==> run X: inputs <==
## cpu
module cpu(clk, reset_n, read_m1, address1, data1, read_m2, write_m2, address2, data2_in, data2_out, num_inst, output_port, is_halted);
	input clk;
	input reset_n;
	output read_m1;
	output [16-1:0] address1;
	output read_m2;
	output write_m2;
	output [16-1:0] address2;
	input [16-1:0] data1;
	input [16-1:0] data2_in;
	output [16-1:0] data2_out;
	output [16-1:0] num_inst;
	output [16-1:0] output_port;
	output is_halted;
	datapath Datapath(
		.clk(clk),
		.reset_n(reset_n),
		.read_m1(read_m1),
		.address1(address1),
		.data1(data1),
		.read_m2(read_m2),
		.write_m2(write_m2),
		.address2(address2),
		.data2_in(data2_in),
		.data2_out(data2_out),
		.num_inst(num_inst),
		.output_port(output_port),
		.is_halted(is_halted)
	);
endmodule
export LEC_CHECK = 0
export CAP_MARGIN = 20
export CORE_MARGIN = 2
export CORE_UTILIZATION = 72
export CTS_CLUSTER_SIZE = 44
export SETUP_SLACK_MARGIN = -0.41
export SLEW_MARGIN = 20
create_clock -name core_clock -period 5.24 [get_ports {clk}]
run.sh (not shown) runs the stock make flow with config.mk's settings and CLKGATE_MAP_FILE=.
==> inputs of run K, as changes to run X <==
- CORE_UTILIZATION: 72 -> 20
- CTS_CLUSTER_SIZE: 44 -> unset
- SETUP_SLACK_MARGIN: -0.41 -> unset
==> flow/constraint.sdc (replaced) <==
create_clock -name core_clock -period 15.0 [get_ports {clk}]
set_input_delay 3.0000 -clock core_clock [delete_from_list [all_inputs] [get_ports {clk}]]
set_output_delay 3.0000 -clock core_clock [all_outputs]
set_load 0.01 [all_outputs]
==> inputs of run P, as changes to run X <==
- ABC_AREA: unset -> 1
- CAP_MARGIN: 20 -> 5
- CELL_PAD_IN_SITES_DETAIL_PLACEMENT: unset -> 1
- CELL_PAD_IN_SITES_GLOBAL_PLACEMENT: unset -> 3
- CORE_ASPECT_RATIO: unset -> 0.62
- CORE_UTILIZATION: 72 -> 15
- CTS_CLUSTER_DIAMETER: unset -> 162
- CTS_CLUSTER_SIZE: 44 -> unset
- GPL_TIMING_DRIVEN: unset -> 0
- HOLD_SLACK_MARGIN: unset -> 0.06
- SETUP_SLACK_MARGIN: -0.41 -> 2.66
- TNS_END_PERCENT: unset -> 25
==> flow/constraint.sdc (replaced) <==
create_clock -name core_clock -period 10.0 [get_ports {clk}]
set_input_delay 2.0000 -clock core_clock [delete_from_list [all_inputs] [get_ports {clk}]]
set_output_delay 2.0000 -clock core_clock [all_outputs]
set_load 0.01 [all_outputs]
==> comparison <==
Against run K, the sequential share of layout area of run P is lower by 3.6 points. Of run P and run K, run P has the higher first-iteration DRC count (gap 43%, measured against run K). Run X aborted during global routing. Run K ran to the end with no violations. Run P ran to the end with no violations. In run K the combinational power is smaller than in run P, by 63%. Sequential cell count is the same in run P and run K. In run K the final cell count is smaller than in run P, by 29%. Between run K and run P, the lower count of clock-buffer cells in the layout is in run K (gap 17). Of run P and run K, run P has the higher clock skew (gap 0.010 ns). In run K the hold slack is better than in run P, by 0.048 ns. Against run K, the total power of run P is larger by 65%. Synthesized area: run P is larger than run K (2.2%).
==> figures <==
| metric | run X | run P | run K |
|---|---|---|---|
| Area growth syn-to-layout | - | 24.2% | 17.6% |
| Post-synth area from yosys stat | 63,200 um2 | 64,500 um2 | 63,200 um2 |
| Capturing instance or port of the critical path | - | Datapath.RegisterFile.RF[0][13]$_SDFFE_NN0N_ | Datapath.RegisterFile.RF[2][8]$_SDFFE_NN0N_ |
| Cell depth of the worst min-delay path | - | 2 | 1 |
| Result of the run | did not finish | complete, no violations | complete, no violations |
| Stage where the flow stopped | global routing | - | - |
| WL met2 | - | 141,000 um | 97,600 um |
| Count of clock buffers in the final design | - | 213 | 196 |
| Post-detailed-placement cell area | 69,000 um2 | 74,400 um2 | 69,300 um2 |
| Xor-xnor portion of the synthesized cell area | 1.79% | 0.896% | 1.79% |
| Initial DRC Count | - | 8,086 | 5,636 |
| Max Buffers Root-to-Sink | 3 | 4 | 3 |
| Max stage delay cell, worst path | - | dfxtp_1 | buf_4 |
| Total instance count after detailed placement | 6,717 | 13,300 | 9,297 |
| Standard-cell row count | 108 | 189 | 206 |
| Layout non-clock buf frac | - | 5.96% | 3.38% |
| Number of signal-net buffers in the layout | - | 708 | 284 |
| Reported clock group power | - | 6.12 mW | 3.62 mW |
| Post-route setup TNS | - | 0 ns | 0 ns |
| Worst clock skew | - | 0.0742 ns | 0.0640 ns |
| Worst-case setup margin in the final layout | - | 2.62 ns | 3.58 ns |
| Part of the power in registers | - | 45.1% | 50.1% |
Power is estimated from default activity; no workload was simulated.
